==> flow/design.v (excerpt) <==
module MatrixMultUnit(
  input wire reset_n                      ,  
  input wire clk                          ,
  input wire dut_valid                    , 
  output wire dut_ready                   ,
  output wire                           dut__tb__sram_input_write_enable  ,
  output wire [16-1 : 0     ]   dut__tb__sram_input_write_address ,
  output wire [32-1 : 0     ]   dut__tb__sram_input_write_data    ,
  output reg  [16-1 : 0     ]   dut__tb__sram_input_read_address  , 
  input  wire [32-1 : 0     ]   tb__dut__sram_input_read_data     ,     
  output wire                           dut__tb__sram_weight_write_enable  ,
  output wire [16-1 : 0     ]   dut__tb__sram_weight_write_address ,
  output wire [32-1 : 0     ]   dut__tb__sram_weight_write_data    ,
  output reg  [16-1 : 0     ]   dut__tb__sram_weight_read_address  , 
  input  wire [32-1 : 0     ]   tb__dut__sram_weight_read_data     ,     
  output wire                           dut__tb__sram_result_write_enable  ,
  output reg  [16-1 : 0     ]   dut__tb__sram_result_write_address ,
  output wire [32-1 : 0     ]   dut__tb__sram_result_write_data    ,
  output reg  [16-1 : 0     ]   dut__tb__sram_result_read_address  , 
  input  wire [32-1 : 0     ]   tb__dut__sram_result_read_data     ,    
  output wire                           dut__tb__sram_scratchpad_write_enable  ,
  output reg  [16-1 : 0     ]   dut__tb__sram_scratchpad_write_address ,
  output wire [32-1 : 0     ]   dut__tb__sram_scratchpad_write_data    ,
  output reg  [16-1 : 0     ]   dut__tb__sram_scratchpad_read_address  , 
  input  wire [32-1 : 0     ]   tb__dut__sram_scratchpad_read_data  
);
Size in the first run: ~8100 cells after synthesis, roughly 390 I/O pins, ~58000 um^2 of cells after synthesis.
export LEC_CHECK = 0
export ABC_AREA = 1
export CAP_MARGIN = 20
export CORE_MARGIN = 2
export CORE_UTILIZATION = 71
export CTS_CLUSTER_DIAMETER = 61
export CTS_CLUSTER_SIZE = 39
export GPL_ROUTABILITY_DRIVEN = 1
export MAX_ROUTING_LAYER = met4
export PLACE_DENSITY = 0.62
export SETUP_SLACK_MARGIN = -0.33
export SLEW_MARGIN = 20
export TNS_END_PERCENT = 100
create_clock -name core_clock -period 5.97 [get_ports {clk}]
run.sh (not shown) runs the stock make flow with config.mk's settings and CLKGATE_MAP_FILE=.
The baseline stopped in 5_1_grt.
Next try:
- CORE_UTILIZATION: 71 -> 57
- CTS_CLUSTER_SIZE: 39 -> 90
- PLACE_DENSITY: 0.62 -> not set
- PLACE_DENSITY_LB_ADDON: not set -> 0.14
- SETUP_SLACK_MARGIN: -0.33 -> 1.78
- clock period: 5.97 -> 6.9 ns (I/O delays scaled with it)
This time the run finished clean. Die size climbs by about 24%. Area after synthesis does not change. Synthesized cell count is unchanged.
Next try:
- CORE_UTILIZATION: 57 -> 71
- CTS_CLUSTER_DIAMETER: 61 -> not set
- CTS_CLUSTER_SIZE: 90 -> 41
- GPL_ROUTABILITY_DRIVEN: 1 -> not set
- PLACE_DENSITY_LB_ADDON: 0.14 -> not set
- SETUP_SLACK_MARGIN: 1.78 -> not set
- TNS_END_PERCENT: 100 -> not set
- clock period: 6.9 -> 5.26 ns (I/O delays scaled with it)
Outcome: This time the run stopped in 5_1_grt, error GRT-0116; synthesized area does not change; die area is lower by about a fifth; synthesized cell count is unchanged.
Next try:
- CORE_UTILIZATION: 71 -> 19
- CTS_CLUSTER_SIZE: 41 -> not set
- MAX_ROUTING_LAYER: met4 -> not set
- SLEW_MARGIN: 20 -> 35
- clock period: 5.26 -> 10.0 ns (I/O delays scaled with it)
Now the flow ran to the end with no violations.
Synthesized area stays the same.
Die size went up to 3.7 times its value.
Synthesized cell count stays the same.

---

Setup of JK:
MatrixMultUnit again, from the RTL that the note above started with.
Settings: LEC_CHECK=0, CAP_MARGIN=15, CORE_MARGIN=2, CORE_UTILIZATION=71, CTS_CLUSTER_SIZE=41, SETUP_SLACK_MARGIN=0.81, SLEW_MARGIN=20; clock period 6.59 ns.
For JK, the flow was terminated by a tool error in 5_1_grt and produced no final design.
Here is what was changed in the inputs of MS compared with JK.
diff --git a/flow/config.mk b/flow/config.mk
--- a/flow/config.mk
+++ b/flow/config.mk
@@ -7,7 +7,5 @@
 export LEC_CHECK = 0
-export CAP_MARGIN = 15
+export CAP_MARGIN = 20
 export CORE_MARGIN = 2
-export CORE_UTILIZATION = 71
-export CTS_CLUSTER_SIZE = 41
-export SETUP_SLACK_MARGIN = 0.81
+export CORE_UTILIZATION = 69
 export SLEW_MARGIN = 20
==> flow/constraint.sdc <==
create_clock -name core_clock -period 15.0 [get_ports {clk}]
set_input_delay 3.0000 -clock core_clock [delete_from_list [all_inputs] [get_ports {clk}]]
set_output_delay 3.0000 -clock core_clock [all_outputs]
set_load 0.01 [all_outputs]
### Flow results
- From JK to MS the numbers moved as follows: post-placement cell count saw a decrease, chip area saw an increase, clock buffer count from CTS saw a decrease.
- Taking JK as the reference, in MS die boundary width saw an increase; total clock sinks shows no meaningful change; count of flip-flops with a built-in enable after synthesis barely changed; detailed placement HPWL lost about 9%; buffers inserted during post-CTS setup optimization went down 115.
- Every stage of the flow completed for MS, and the final layout passed the timing, DRC and antenna checks.
- Going from JK to MS, worst setup slack before clock tree synthesis increased by 7.71 ns relative to the old numbers; routability-driven placement congestion ratio decreased by 0.96% relative to the old numbers.
For AL, these inputs were changed with respect to MS:
diff --git a/flow/config.mk b/flow/config.mk
--- a/flow/config.mk
+++ b/flow/config.mk
@@ -9,3 +9,3 @@
 export CORE_MARGIN = 2
-export CORE_UTILIZATION = 69
+export CORE_UTILIZATION = 40
 export SLEW_MARGIN = 20
==> flow/constraint.sdc <==
create_clock -name core_clock -period 10.0 [get_ports {clk}]
set_input_delay 2.0000 -clock core_clock [delete_from_list [all_inputs] [get_ports {clk}]]
set_output_delay 2.0000 -clock core_clock [all_outputs]
set_load 0.01 [all_outputs]
==> results <==
In summary, AL completed successfully, with a layout that passed the timing, DRC and antenna checks. Going from MS to AL, the normalized max-slew margin was found to have gone down by 2.2 points. For register bit count reported by yosys, AL and MS come out practically identical. Lower share of the core filled by cells before placement among MS and AL: AL. Compared with MS, AL instantiates a larger number of cells. MS → AL: fmax has increased. Met1 capacity usage during global routing, MS and AL: lower on AL. Compared with MS, AL shows met2 track utilization from global routing lower by 24 points. After detailed routing, MS needs less wire than AL.
Here is what was changed in the inputs of TR compared with AL.
diff --git a/flow/config.mk b/flow/config.mk
--- a/flow/config.mk
+++ b/flow/config.mk
@@ -7,5 +7,13 @@
 export LEC_CHECK = 0
+export ABC_AREA = 0
 export CAP_MARGIN = 20
-export CORE_MARGIN = 2
-export CORE_UTILIZATION = 40
+export CELL_PAD_IN_SITES_GLOBAL_PLACEMENT = 2
+export CORE_ASPECT_RATIO = 0.65
+export CORE_MARGIN = 5
+export CORE_UTILIZATION = 71
+export CTS_CLUSTER_DIAMETER = 48
+export CTS_CLUSTER_SIZE = 78
+export GPL_TIMING_DRIVEN = 0
+export MAX_ROUTING_LAYER = met4
+export SETUP_SLACK_MARGIN = -0.08
 export SLEW_MARGIN = 20
==> results <==
TR did not finish; a tool error ended it in 3_1_place_gp_skip_io. Area fraction in compound gates came out exactly the same in AL and TR. Cell count listed in synth_stat.txt: AL vs TR identical. Starting density of the core: higher on TR. Diff TR..AL | fraction of registers with async set or reset after synthesis | unchanged. Overall die width is higher on AL. From AL to TR, number of cells produced by synthesis did not move at all. Area of the chip (TR over AL): decrease, 41%. In TR, the area of the core came out 0.060 mm² below the value in AL. From TR to AL, chip area line of the yosys report did not move at all. Looking at AL and TR, the count of library flops with an enable pin is a wash.
The inputs of PW differ from those of TR as listed below.
==> flow/config.mk <==
export PLATFORM = sky130hd
export DESIGN_NAME = MatrixMultUnit
export DESIGN_NICKNAME = MatrixMultUnit
export VERILOG_FILES = /design/flow/design.v
export SDC_FILE = /design/flow/constraint.sdc
export NUM_CORES = 4
export LEC_CHECK = 0
export CAP_MARGIN = 20
export CORE_MARGIN = 2
export CORE_UTILIZATION = 58
export SLEW_MARGIN = 20
==> flow/constraint.sdc <==
create_clock -name core_clock -period 6.65 [get_ports {clk}]
set_input_delay 1.3300 -clock core_clock [delete_from_list [all_inputs] [get_ports {clk}]]
set_output_delay 1.3300 -clock core_clock [all_outputs]
set_load 0.01 [all_outputs]
Status PW: flow complete, layout not clean - negative setup slack
From TR to PW the numbers moved as follows: die outline height has increased, synthesized area divided by synthesized cell count has remained practically unchanged, die area has increased, fraction of the core area occupied by cells at floorplan has decreased.

---

Starting RTL as in the previous note.
export LEC_CHECK = 0
export CAP_MARGIN = 15
export CORE_MARGIN = 2
export CORE_UTILIZATION = 71
export CTS_CLUSTER_SIZE = 41
export SETUP_SLACK_MARGIN = -0.42
export SLEW_MARGIN = 20
create_clock -name core_clock -period 6.25 [get_ports {clk}]
The baseline ended with an error in 5_1_grt.
Change:
- SETUP_SLACK_MARGIN: -0.42 -> 1.96
- clock period: 6.25 -> 6.59 ns (I/O delays scaled with it)
After rerunning: This time the run finished with setup timing left. Die size is unchanged. Synthesized area stays the same. Synthesized cell count is unchanged.

---

Starting RTL as in the previous note.
==> flow/config.mk <==
export PLATFORM = sky130hd
export DESIGN_NAME = MatrixMultUnit
export DESIGN_NICKNAME = MatrixMultUnit
export VERILOG_FILES = /design/flow/design.v
export SDC_FILE = /design/flow/constraint.sdc
export NUM_CORES = 4
export LEC_CHECK = 0
export CAP_MARGIN = 20
export CORE_MARGIN = 2
export CORE_UTILIZATION = 40
export MAX_ROUTING_LAYER = met4
export SLEW_MARGIN = 25
==> flow/constraint.sdc <==
create_clock -name core_clock -period 10.0 [get_ports {clk}]
set_input_delay 2.0000 -clock core_clock [delete_from_list [all_inputs] [get_ports {clk}]]
set_output_delay 2.0000 -clock core_clock [all_outputs]
set_load 0.01 [all_outputs]
The first run ran to the end with no violations.
Change:
CORE_UTILIZATION = 66   (was 40)
CTS_CLUSTER_DIAMETER = 231   (was not set)
MAX_ROUTING_LAYER = not set   (was met4)
SLEW_MARGIN = 20   (was 25)
clock period = 6.7 ns   (was 10.0 ns; I/O delays follow)
What happened: The changed run ran to the end with violations: negative setup slack. Global-route usage came out higher by 16 points. Design area increases by 5.3%. Synthesized area stays the same. Clock skew climbs by 25 ps. Maximum frequency is higher by 17%. Count of clock-buffer cells in the layout came out lower by 9. Setup slack is worse by 2100 ps. Via count increases by 7.4%. Cell count came out lower by 4.3%. Non-clock buffer count climbs by 354.
Change:
CORE_UTILIZATION = 68   (was 66)
CTS_CLUSTER_DIAMETER = not set   (was 231)
clock period = 8.17 ns   (was 6.7 ns; I/O delays follow)
Now the flow went through all stages and came out clean.
Final area is lower by 6.6%.
Synthesized cell count is unchanged.
Routed wire length is lower by 3.8%.
Worst hold slack gets worse by 25 ps.
Change:
CORE_UTILIZATION = 40   (was 68)
Wire length came out higher by 2.2%.
Global-route usage came out lower by 17 points.
Via count came out lower by 3.8%.
Count of clock-buffer cells in the layout came out higher by 2.
